// cordic_native
module cordic_native(
    I_rst_n,                 
    I_clk,                   
    I_init_phase,            
    I_change_phase,           
    I_inc_phase,             
    O_cos,                   
    O_sin                    
    );
Size in the first run: roughly 59 I/O pins, roughly 36000 um2 of cells after synthesis.
clock: 4.1 ns
lec_check: 0
cap_margin: 20
core_margin: 2
core_utilization: 40
slew_margin: 20
run.sh (not shown) runs the stock make flow with config.mk's settings and CLKGATE_MAP_FILE=.
The starting point ran to the end with no violations.
Edit:
--- a/flow/config.mk
+++ b/flow/config.mk
@@ -8,4 +8,6 @@
 export CAP_MARGIN = 20
 export CORE_MARGIN = 2
-export CORE_UTILIZATION = 40
+export CORE_UTILIZATION = 72
+export PLACE_DENSITY = 0.65
+export SETUP_SLACK_MARGIN = 0.37
 export SLEW_MARGIN = 20
==> flow/constraint.sdc (replaced) <==
create_clock -name core_clock -period 3.24 [get_ports {I_clk}]
set_input_delay 0.6480 -clock core_clock [delete_from_list [all_inputs] [get_ports {I_clk}]]
set_output_delay 0.6480 -clock core_clock [all_outputs]
set_load 0.01 [all_outputs]
After rerunning: Now the flow finished with setup timing left; wire length is higher by 42%; die size drops by 44%; via count went up by 20%.

---

cordic_native again, from the RTL that the note above started with.
==> flow/design.v (excerpt) <==
module cordic_native(
    I_rst_n,                 
    I_clk,                   
    I_init_phase,            
    I_change_phase,           
    I_inc_phase,             
    O_cos,                   
    O_sin                    
    );
    input wire I_rst_n;
    input wire I_clk;
    input wire [14 - 1: 0] I_init_phase;
    input wire I_change_phase;
    input wire [14 - 1: 0] I_inc_phase;
    output reg [14 - 1: 0] O_cos;
    output reg [14 - 1: 0] O_sin;
    reg [14 - 1: 0] R_current_phase ;
    wire [14 - 1: 0] S_cos;
    wire [14 - 1: 0] S_sin;
    parameter DIR_FWD = 1'b0;
    parameter DIR_BAK = 1'b1;
    reg R_phase_dir ;
    reg R_cos_dir ;
    parameter MAX_PHASE = 14'd2047;
    parameter MIN_PHASE = -14'd2048;
    wire S_reach_top;  
    assign S_reach_top = (R_current_phase[14 - 1]==0)&&(R_current_phase + I_inc_phase > MAX_PHASE);
    wire S_reach_bottom;  
    assign S_reach_bottom = (R_current_phase[14 - 1]==1)&&(R_current_phase - I_inc_phase < MIN_PHASE);
    always@(posedge I_clk)
    begin
        if (I_rst_n == 0) R_phase_dir <= DIR_FWD;
        else begin
            if (R_phase_dir == DIR_FWD)
                if (S_reach_top) R_phase_dir <= DIR_BAK;
                else R_phase_dir <= DIR_FWD;
            else  
            begin
                if (S_reach_bottom) R_phase_dir <= DIR_FWD;
                else R_phase_dir <= DIR_BAK;
            end
        end
    end
    always @(posedge I_clk)
    begin
        if (I_rst_n == 0) R_current_phase <= I_init_phase;
        else if (I_change_phase == 1'b1) R_current_phase <= I_init_phase;
        else 
            case(R_phase_dir)
            DIR_FWD: if (S_reach_top) R_current_phase <= MAX_PHASE - (R_current_phase + I_inc_phase - MAX_PHASE);
                     else R_current_phase <= R_current_phase + I_inc_phase;
            DIR_BAK: if (S_reach_bottom) R_current_phase <= MIN_PHASE + (R_current_phase - I_inc_phase - MIN_PHASE);
                     else R_current_phase <= R_current_phase - I_inc_phase;
            endcase
  ...
export LEC_CHECK = 0
export CAP_MARGIN = 35
export CORE_MARGIN = 2
export CORE_UTILIZATION = 72
export CTS_CLUSTER_DIAMETER = 101
export CTS_CLUSTER_SIZE = 13
export PLACE_DENSITY_LB_ADDON = 0.18
export SETUP_SLACK_MARGIN = 0.39
export SLEW_MARGIN = 20
create_clock -name core_clock -period 3.45 [get_ports {I_clk}]
The first run finished with timing, DRC and antenna clean.
Change:
ABC_AREA = 1   (was unset)
CAP_MARGIN = 20   (was 35)
CORE_UTILIZATION = 70   (was 72)
CTS_CLUSTER_DIAMETER = unset   (was 101)
CTS_CLUSTER_SIZE = unset   (was 13)
PLACE_DENSITY_LB_ADDON = unset   (was 0.18)
SETUP_SLACK_MARGIN = unset   (was 0.39)
clock period = 2.84 ns   (was 3.45 ns; I/O delays follow)
After rerunning:
- With this change the flow reached the layout checks and failed them: setup timing
- non-clock buffer count increases by 21
- design area grows by 4.2%
- sequential cell count does not change
- worst setup slack gets worse by 0.32 ns
Change:
CTS_CLUSTER_SIZE = 72   (was unset)
PLACE_DENSITY = 0.65   (was unset)
SETUP_SLACK_MARGIN = 0.53   (was unset)
Outcome:
- The changed run never finished: it broke off in global routing (5_1_grt), error GRT-0232
- synthesized area stays the same
- die size is unchanged
- synthesized cell count does not change
Change:
ABC_AREA = unset   (was 1)
CORE_UTILIZATION = 23   (was 70)
CTS_CLUSTER_SIZE = unset   (was 72)
PLACE_DENSITY = unset   (was 0.65)
SETUP_SLACK_MARGIN = unset   (was 0.53)
clock period = 4.1 ns   (was 2.84 ns; I/O delays follow)
The changed run completed with no timing, DRC or antenna violations.
Synthesized cell count falls by about a fifth.
Area after synthesis is lower by a few percent.
Die size is higher to 2.9 times its value.

---

cordic_native again, from the RTL that the note above started with.
==> flow/design.v (excerpt) <==
module cordic_native(
    I_rst_n,                 
    I_clk,                   
    I_init_phase,            
    I_change_phase,           
    I_inc_phase,             
    O_cos,                   
    O_sin                    
    );
make LEC_CHECK=0 CAP_MARGIN=20 CORE_MARGIN=2 CORE_UTILIZATION=40 SLEW_MARGIN=20 finish   # period 5.0 ns
The first run finished clean.
Rerun with:
- CORE_UTILIZATION: 40 -> 72
- CTS_CLUSTER_SIZE: not set -> 32
- SETUP_SLACK_MARGIN: not set -> 0.51
- clock period: 5.0 -> 3.32 ns (I/O delays scaled with it)
What happened: With this change the flow produced a layout that fails on negative setup slack; global-route usage grows by 19 points; final cell count went down by 2.2%; final area rose by 15%; routed wire length increases by 79%; flip-flop count stays the same; non-clock buffer count is higher by 390; count of clock-buffer cells in the layout goes down by 9; die size falls by 44%; utilization grows by 48 points.
Rerun with:
- ABC_AREA: not set -> 1
- CTS_CLUSTER_SIZE: 32 -> not set
- PLACE_DENSITY_LB_ADDON: not set -> 0.18
- SETUP_SLACK_MARGIN: 0.51 -> 0.68
- clock period: 3.32 -> 2.7 ns (I/O delays scaled with it)
Result:
- With this change the flow did not get past 5_1_grt on GRT-0232
- synthesized cell count is higher by 23%
- synthesized area goes up by 3.8%
- die area is higher by 3.7%
Rerun with:
- CORE_UTILIZATION: 72 -> 66
- PLACE_DENSITY_LB_ADDON: 0.18 -> not set
- SETUP_SLACK_MARGIN: 0.68 -> not set
- clock period: 2.7 -> 3.36 ns (I/O delays scaled with it)
Effect: Now the flow went through all stages and came out clean. Synthesized area stays the same. Die area went up by 8.9%. Synthesized cell count stays the same.

---

Setup of oak:
Starting RTL as in the previous note.
## cordic_native
module cordic_native(
    I_rst_n,                 
    I_clk,                   
    I_init_phase,            
    I_change_phase,           
    I_inc_phase,             
    O_cos,                   
    O_sin                    
    );
Settings: LEC_CHECK=0, CAP_MARGIN=15, CELL_PAD_IN_SITES_DETAIL_PLACEMENT=0, CELL_PAD_IN_SITES_GLOBAL_PLACEMENT=2, CORE_ASPECT_RATIO=1.92, CORE_MARGIN=3, CORE_UTILIZATION=66, CTS_CLUSTER_DIAMETER=226, GPL_ROUTABILITY_DRIVEN=0, HOLD_SLACK_MARGIN=0.15, MAX_ROUTING_LAYER=met4, MIN_ROUTING_LAYER=met2, SETUP_SLACK_MARGIN=1.37, SLEW_MARGIN=20, TNS_END_PERCENT=25; clock period 7.3 ns.
For oak, the flow was terminated by a tool error in global placement without I/O and produced no final design.
Inputs modified between oak and pine:
Settings: setting PLACE_DENSITY to 0.79 for the first time; changing CORE_UTILIZATION from 66 to 23; changing TNS_END_PERCENT from 25 to 50; setting ABC_AREA to 1 for the first time; changing CELL_PAD_IN_SITES_GLOBAL_PLACEMENT from 2 to 3; removing HOLD_SLACK_MARGIN (formerly 0.15); changing CTS_CLUSTER_DIAMETER from 226 to 255; changing SLEW_MARGIN from 20 to 10; changing CORE_ASPECT_RATIO from 1.92 to 0.91; removing SETUP_SLACK_MARGIN (formerly 1.37); changing the clock period (ns, I/O delays scaled along) from 7.3 to 3.27.
--- outcome ---
As the logs show, oak stopped at global placement without I/O after a tool error, so it never reached the end of the flow. pine: full flow OK, the timing, design-rule and antenna checks passed. Relative to oak, yosys-reported design area after synthesis has gone up in pine. Higher die height was reported by pine, not oak. Relative to oak, number of nets produced by synthesis increased by 956 in pine. Re area fraction in and, or, nand and nor cells: oak was lower than pine. [compare] base=oak new=pine: chip area went up by 190%; synthesized cell count went up.
For birch, these inputs were changed with respect to pine:
Settings: setting SETUP_SLACK_MARGIN to 1.37 for the first time; removing ABC_AREA (formerly 1); changing CELL_PAD_IN_SITES_GLOBAL_PLACEMENT from 3 to 2; changing CORE_MARGIN from 3 to 9; changing CORE_ASPECT_RATIO from 0.91 to 1.92; setting HOLD_SLACK_MARGIN to 0.15 for the first time; changing CORE_UTILIZATION from 23 to 66; changing SLEW_MARGIN from 10 to 20; changing CTS_CLUSTER_DIAMETER from 255 to 226; changing TNS_END_PERCENT from 50 to 25; changing the clock period (ns, I/O delays scaled along) from 3.27 to 7.3.
--- outcome ---
- birch did not run to completion, as it errored out during global placement without I/O.
- birch gives less horizontal die dimension than pine did.
- Taking pine as the reference, in birch share of synthesized cell area in full adder, half adder and majority cells higher, die area lower, total cell area reported by yosys after synthesis lower, area share of and-or/or-and cells after synthesis lower.

---

cordic_native again, from the RTL that the note above started with.
clock: 2.84 ns
lec_check: 0
abc_area: 1
cap_margin: 20
core_margin: 2
core_utilization: 72
place_density_lb_addon: 0.18
setup_slack_margin: -0.22
slew_margin: 20
The starting point produced a layout that fails on setup timing.
Next try:
--- a/flow/config.mk
+++ b/flow/config.mk
@@ -10,5 +10,6 @@
 export CORE_MARGIN = 2
 export CORE_UTILIZATION = 72
-export PLACE_DENSITY_LB_ADDON = 0.18
-export SETUP_SLACK_MARGIN = -0.22
+export CTS_CLUSTER_SIZE = 73
+export PLACE_DENSITY = 0.65
+export SETUP_SLACK_MARGIN = -0.1
 export SLEW_MARGIN = 20
==> flow/constraint.sdc (replaced) <==
create_clock -name core_clock -period 2.46 [get_ports {I_clk}]
set_input_delay 0.4920 -clock core_clock [delete_from_list [all_inputs] [get_ports {I_clk}]]
set_output_delay 0.4920 -clock core_clock [all_outputs]
set_load 0.01 [all_outputs]
=> With this change the flow stopped in global routing (5_1_grt), error DPL-0038; die area stays the same; synthesized area does not change; synthesized cell count stays the same.
Next try:
--- a/flow/config.mk
+++ b/flow/config.mk
@@ -7,9 +7,7 @@
 export LEC_CHECK = 0
 export ABC_AREA = 1
-export CAP_MARGIN = 20
+export CAP_MARGIN = 0
 export CORE_MARGIN = 2
 export CORE_UTILIZATION = 72
-export CTS_CLUSTER_SIZE = 73
-export PLACE_DENSITY = 0.65
-export SETUP_SLACK_MARGIN = -0.1
+export SETUP_SLACK_MARGIN = 0.68
 export SLEW_MARGIN = 20
==> flow/constraint.sdc (replaced) <==
create_clock -name core_clock -period 2.28 [get_ports {I_clk}]
set_input_delay 0.4560 -clock core_clock [delete_from_list [all_inputs] [get_ports {I_clk}]]
set_output_delay 0.4560 -clock core_clock [all_outputs]
set_load 0.01 [all_outputs]
Outcome:
- The changed run stopped in clock tree synthesis (4_1_cts)
- die size does not change
- synthesized cell count does not change
- area after synthesis does not change
Next try:
--- a/flow/config.mk
+++ b/flow/config.mk
@@ -6,8 +6,9 @@
 export NUM_CORES = 4
 export LEC_CHECK = 0
-export ABC_AREA = 1
 export CAP_MARGIN = 0
 export CORE_MARGIN = 2
 export CORE_UTILIZATION = 72
-export SETUP_SLACK_MARGIN = 0.68
+export CTS_CLUSTER_SIZE = 93
+export PLACE_DENSITY_LB_ADDON = 0.2
+export SETUP_SLACK_MARGIN = 0.95
 export SLEW_MARGIN = 20
==> flow/constraint.sdc (replaced) <==
create_clock -name core_clock -period 3.32 [get_ports {I_clk}]
set_input_delay 0.6640 -clock core_clock [delete_from_list [all_inputs] [get_ports {I_clk}]]
set_output_delay 0.6640 -clock core_clock [all_outputs]
set_load 0.01 [all_outputs]
Result:
- The new run ended with an error in global routing (5_1_grt) with GRT-0116
- synthesized cell count drops by about a fifth
- die size is lower by a few percent
- area after synthesis went down by a few percent
Next try:
--- a/flow/config.mk
+++ b/flow/config.mk
@@ -9,6 +9,4 @@
 export CORE_MARGIN = 2
 export CORE_UTILIZATION = 72
-export CTS_CLUSTER_SIZE = 93
-export PLACE_DENSITY_LB_ADDON = 0.2
-export SETUP_SLACK_MARGIN = 0.95
+export SETUP_SLACK_MARGIN = 0.34
 export SLEW_MARGIN = 20
Outcome: This time the run produced a clean layout; die size does not change; area after synthesis stays the same; synthesized cell count does not change.
